## run X
// main_sync
module main_sync(clk, rst, ld_we, ld_addr, ld_data, start, a_addr, b_addr, c_addr,
		count, ready, done, result, rd_addr, rd_data);
parameter N = 32;
input clk;
input rst;
input ld_we;
input [3:0] ld_addr;
input [N-1:0] ld_data;
input start;
input [3:0] a_addr;
input [3:0] b_addr;
input [3:0] c_addr;
input [3:0] count;
output ready;
output reg done;
output [N-1:0] result;
input [3:0] rd_addr;
output [N-1:0] rd_data;
localparam IDLE = 2'd0, FIRST = 2'd1, MUL = 2'd2, WB = 2'd3;
reg [1:0] state;
reg [3:0] cnt;
reg [3:0] dst;
reg [N-1:0] reg_C;
wire [N-1:0] reg_A;
wire [N-1:0] reg_B;
wire [N-1:0] product;
wire go = (state == IDLE) && start;
reg_sync register(.in_address_1(a_addr), .in_address_2(b_addr), .in_address_3(rd_addr),
		.out_data_1(reg_A), .out_data_2(reg_B), .out_data_3(rd_data),
		.write_address_1(ld_addr), .write_address_2(dst),
		.write_data_1(ld_data), .write_data_2(reg_C),
		.write_enable_1(ld_we && (state == IDLE) && !start), .write_enable_2(state == WB),
		.read_enable_1(go), .read_enable_2(go), .read_enable_3(1'b1),
		.rst(rst), .clk(clk));
multiplier mult(.Rm(reg_A), .Rs((state == FIRST) ? reg_B : reg_C), .result(product));
assign ready = (state == IDLE);
assign result = reg_C;
always @(posedge clk) begin
	if (rst) begin
		state <= IDLE;
		cnt <= 0;
		dst <= 0;
		reg_C <= 0;
		done <= 0;
	end else begin
		done <= 0;
		case (state)
		IDLE: if (start) begin
			cnt <= count;
			dst <= c_addr;
			state <= FIRST;
		end
		FIRST: begin
			if (cnt == 0) begin
				reg_C <= reg_B;
				state <= WB;
			end else begin
				reg_C <= product;
				cnt <= cnt - 1;
				state <= (cnt == 1) ? WB : MUL;
			end
		end
		MUL: begin
			reg_C <= product;
			cnt <= cnt - 1;
			if (cnt == 1) state <= WB;
		end
		WB: begin
			state <= IDLE;
			done <= 1;
		end
		endcase
	end
end
endmodule
Size: about 650 flip-flops, roughly 130 I/O pins, roughly 51,000 µm² of cells after synthesis.
make LEC_CHECK=0 CAP_MARGIN=20 CORE_MARGIN=2 CORE_UTILIZATION=70 CTS_CLUSTER_SIZE=40 SLEW_MARGIN=20 finish   # period 7.22 ns
run.sh (not shown) runs the stock make flow with config.mk's settings and CLKGATE_MAP_FILE=.
The layout from run X, despite a flow that completed every stage, fails the layout checks, with the failing checks listed as setup timing.
Input-level comparison between run P and run X:
- an added PLACE_DENSITY_LB_ADDON of 0.0
- an added SETUP_SLACK_MARGIN of 1.43
- a change of CORE_UTILIZATION from 70 to 72
- an added HOLD_SLACK_MARGIN of 0.28
- an added TNS_END_PERCENT of 5
- a change of the clock period (ns, I/O delays scaled along) from 7.22 to 4.87
- Final checks on run P, whose flow otherwise completed, came back failing, citing setup timing.
- Min met2 usage in global routing across run P and run X: run X
- Switching power share of the total: run P lower than run X
- Worst clock skew of run P is on par with run X.
- On combinational cell fraction of total power: run P sits above run X.
- When run P is set beside run X, its clock buffer count in the final layout turns out to be 13 smaller.
- Compared with run X, run P shows maximum vdd ir drop higher by 0.14 mV.
- When run P is measured against run X, its routed length on met2 turns out 2.5% lower.
- Between run X and run P, the flow reports instance count after placement with tap cells included increasing slightly.

---

== cedar ==
Starting RTL as in the previous note.
Settings: LEC_CHECK=0, CAP_MARGIN=20, CORE_MARGIN=2, CORE_UTILIZATION=72, CTS_CLUSTER_SIZE=35, PLACE_DENSITY_LB_ADDON=0.26, SLEW_MARGIN=20; clock period 4.92 ns.
Completing all stages was not enough for cedar: its layout failed the final checks because of setup timing.
For xenon, these inputs were changed with respect to cedar:
-- flow/config.mk --
<<< cedar, line 11
export CTS_CLUSTER_SIZE = 35
>>> xenon, line 11
export CTS_CLUSTER_DIAMETER = 82
export CTS_CLUSTER_SIZE = 14
<<< cedar, line 13
>>> xenon, line 14
export SETUP_SLACK_MARGIN = 0.87
==> flow/constraint.sdc <==
create_clock -name core_clock -period 7.3 [get_ports {clk}]
set_input_delay 1.4600 -clock core_clock [delete_from_list [all_inputs] [get_ports {clk}]]
set_output_delay 1.4600 -clock core_clock [all_outputs]
set_load 0.01 [all_outputs]
Findings:
- Ran to the end and failed final checks on setup timing: xenon.
- xenon against cedar: total clock buffers created by CTS decreased by 9 relative to the old numbers; length in cells of the worst reg-to-reg path increased by 1 relative to the old numbers; post-route cell area decreased by 2.5% relative to the old numbers; final cell count decreased by 125 relative to the old numbers; clock skew increased by 0.017 ns relative to the old numbers.
- Summary of xenon over cedar: worst setup slack after layout rose by 2.39 ns, final weighted congestion of routability-driven global placement rose by 0.016.
- Cmp cedar and xenon / critical path depth / lower: cedar
- The routed wire length on met3 in cedar is 1.10 times that in xenon.
- xenon: count of placed standard cells including taps lower than cedar
[inputs] ember vs xenon
-- flow/config.mk --
<<< xenon, line 10
export CORE_UTILIZATION = 72
export CTS_CLUSTER_DIAMETER = 82
export CTS_CLUSTER_SIZE = 14
export PLACE_DENSITY_LB_ADDON = 0.26
export SETUP_SLACK_MARGIN = 0.87
>>> ember, line 10
export CORE_UTILIZATION = 27
==> flow/constraint.sdc <==
create_clock -name core_clock -period 12.8 [get_ports {clk}]
set_input_delay 2.5600 -clock core_clock [delete_from_list [all_inputs] [get_ports {clk}]]
set_output_delay 2.5600 -clock core_clock [all_outputs]
set_load 0.01 [all_outputs]
==> results <==
Per the final summary, ember finished and its layout is clean on timing, DRC and antenna.
Comparing xenon and ember, the higher wire length on met3 was measured on xenon.
Max design area across xenon and ember: ember
ember vs. xenon: antenna cell count went up; number of vias after detailed routing went down.
> inputs changed (ember -> umber)
-- flow/config.mk --
<<< ember, line 9
>>> umber, line 9
export CORE_ASPECT_RATIO = 0.55
<<< ember, line 10
export CORE_UTILIZATION = 27
>>> umber, line 11
export CORE_UTILIZATION = 71
export CTS_CLUSTER_DIAMETER = 28
export SETUP_SLACK_MARGIN = 1.87
==> flow/constraint.sdc <==
create_clock -name core_clock -period 7.33 [get_ports {clk}]
set_input_delay 1.4660 -clock core_clock [delete_from_list [all_inputs] [get_ports {clk}]]
set_output_delay 1.4660 -clock core_clock [all_outputs]
set_load 0.01 [all_outputs]
--- outcome ---
Apart from umber, each of ember and umber ends the flow with a layout that passes the timing, design-rule and antenna checks.
umber: all stages done; final checks FAILED (setup timing).
Re proportion of power drawn by combinational gates: ember was lower than umber.
Relative to ember, biggest cell delay along the critical path has gone down in umber.
Min cell count across ember and umber: umber
> inputs changed (umber -> fjord)
-- flow/config.mk --
<<< umber, line 9
export CORE_ASPECT_RATIO = 0.55
>>> fjord, line 9
<<< umber, line 11
export CORE_UTILIZATION = 71
export CTS_CLUSTER_DIAMETER = 28
export SETUP_SLACK_MARGIN = 1.87
>>> fjord, line 10
export CORE_UTILIZATION = 61
export SETUP_SLACK_MARGIN = 0.23
==> flow/constraint.sdc <==
create_clock -name core_clock -period 5.98 [get_ports {clk}]
set_input_delay 1.1960 -clock core_clock [delete_from_list [all_inputs] [get_ports {clk}]]
set_output_delay 1.1960 -clock core_clock [all_outputs]
set_load 0.01 [all_outputs]
Notes after the runs:
- FAIL for each of fjord and umber
- Complete run, failing final checks: fjord, reason setup timing.
- Worst setup slack: lower on fjord
- Between umber and fjord, the flow reports per-cell routed wire length decreasing by more than 10%.
- Between fjord and umber, it is fjord whose global-route usage is lower, by 12 points.
- Sort fjord and umber by count of buffers not belonging to the clock network in the layout, descending, and fjord comes first.
- Final total negative setup slack ended up 22.47 ns lower on fjord than on umber.
- Diff umber -> fjord: signal arrival time at the worst endpoint now sits lower; overall die area now sits higher; number of instances in the placed design now sits higher.
Inputs modified between fjord and juniper:
-- flow/config.mk --
<<< fjord, line 10
export CORE_UTILIZATION = 61
export SETUP_SLACK_MARGIN = 0.23
>>> juniper, line 10
export CORE_UTILIZATION = 40
export CTS_CLUSTER_DIAMETER = 271
export SETUP_SLACK_MARGIN = -0.27
==> flow/constraint.sdc <==
create_clock -name core_clock -period 10.0 [get_ports {clk}]
set_input_delay 2.0000 -clock core_clock [delete_from_list [all_inputs] [get_ports {clk}]]
set_output_delay 2.0000 -clock core_clock [all_outputs]
set_load 0.01 [all_outputs]
Results
juniper reached the end of the flow, and the finished layout is clean on the timing, design-rule and antenna checks.
Relative to fjord, the final cell area reported for juniper is lower.
juniper: clock power lower than fjord
Measured against each other, fjord and juniper differ in final worst-path cycle share, the higher figure coming from fjord.
Comparing fjord against juniper, there is no change at all in post-synthesis cell count from yosys.
Total power of the final layout: juniper better than fjord
Against fjord, juniper comes in 3264 lower on number of global-route vias before repair.
Of fjord and juniper, the run reporting the lower global-route usage was juniper.
Lower pin slew with the least headroom to its limit among fjord and juniper: juniper
juniper ended up with a higher initial antenna violation count than fjord did.
Power is estimated from default activity; no workload was simulated.
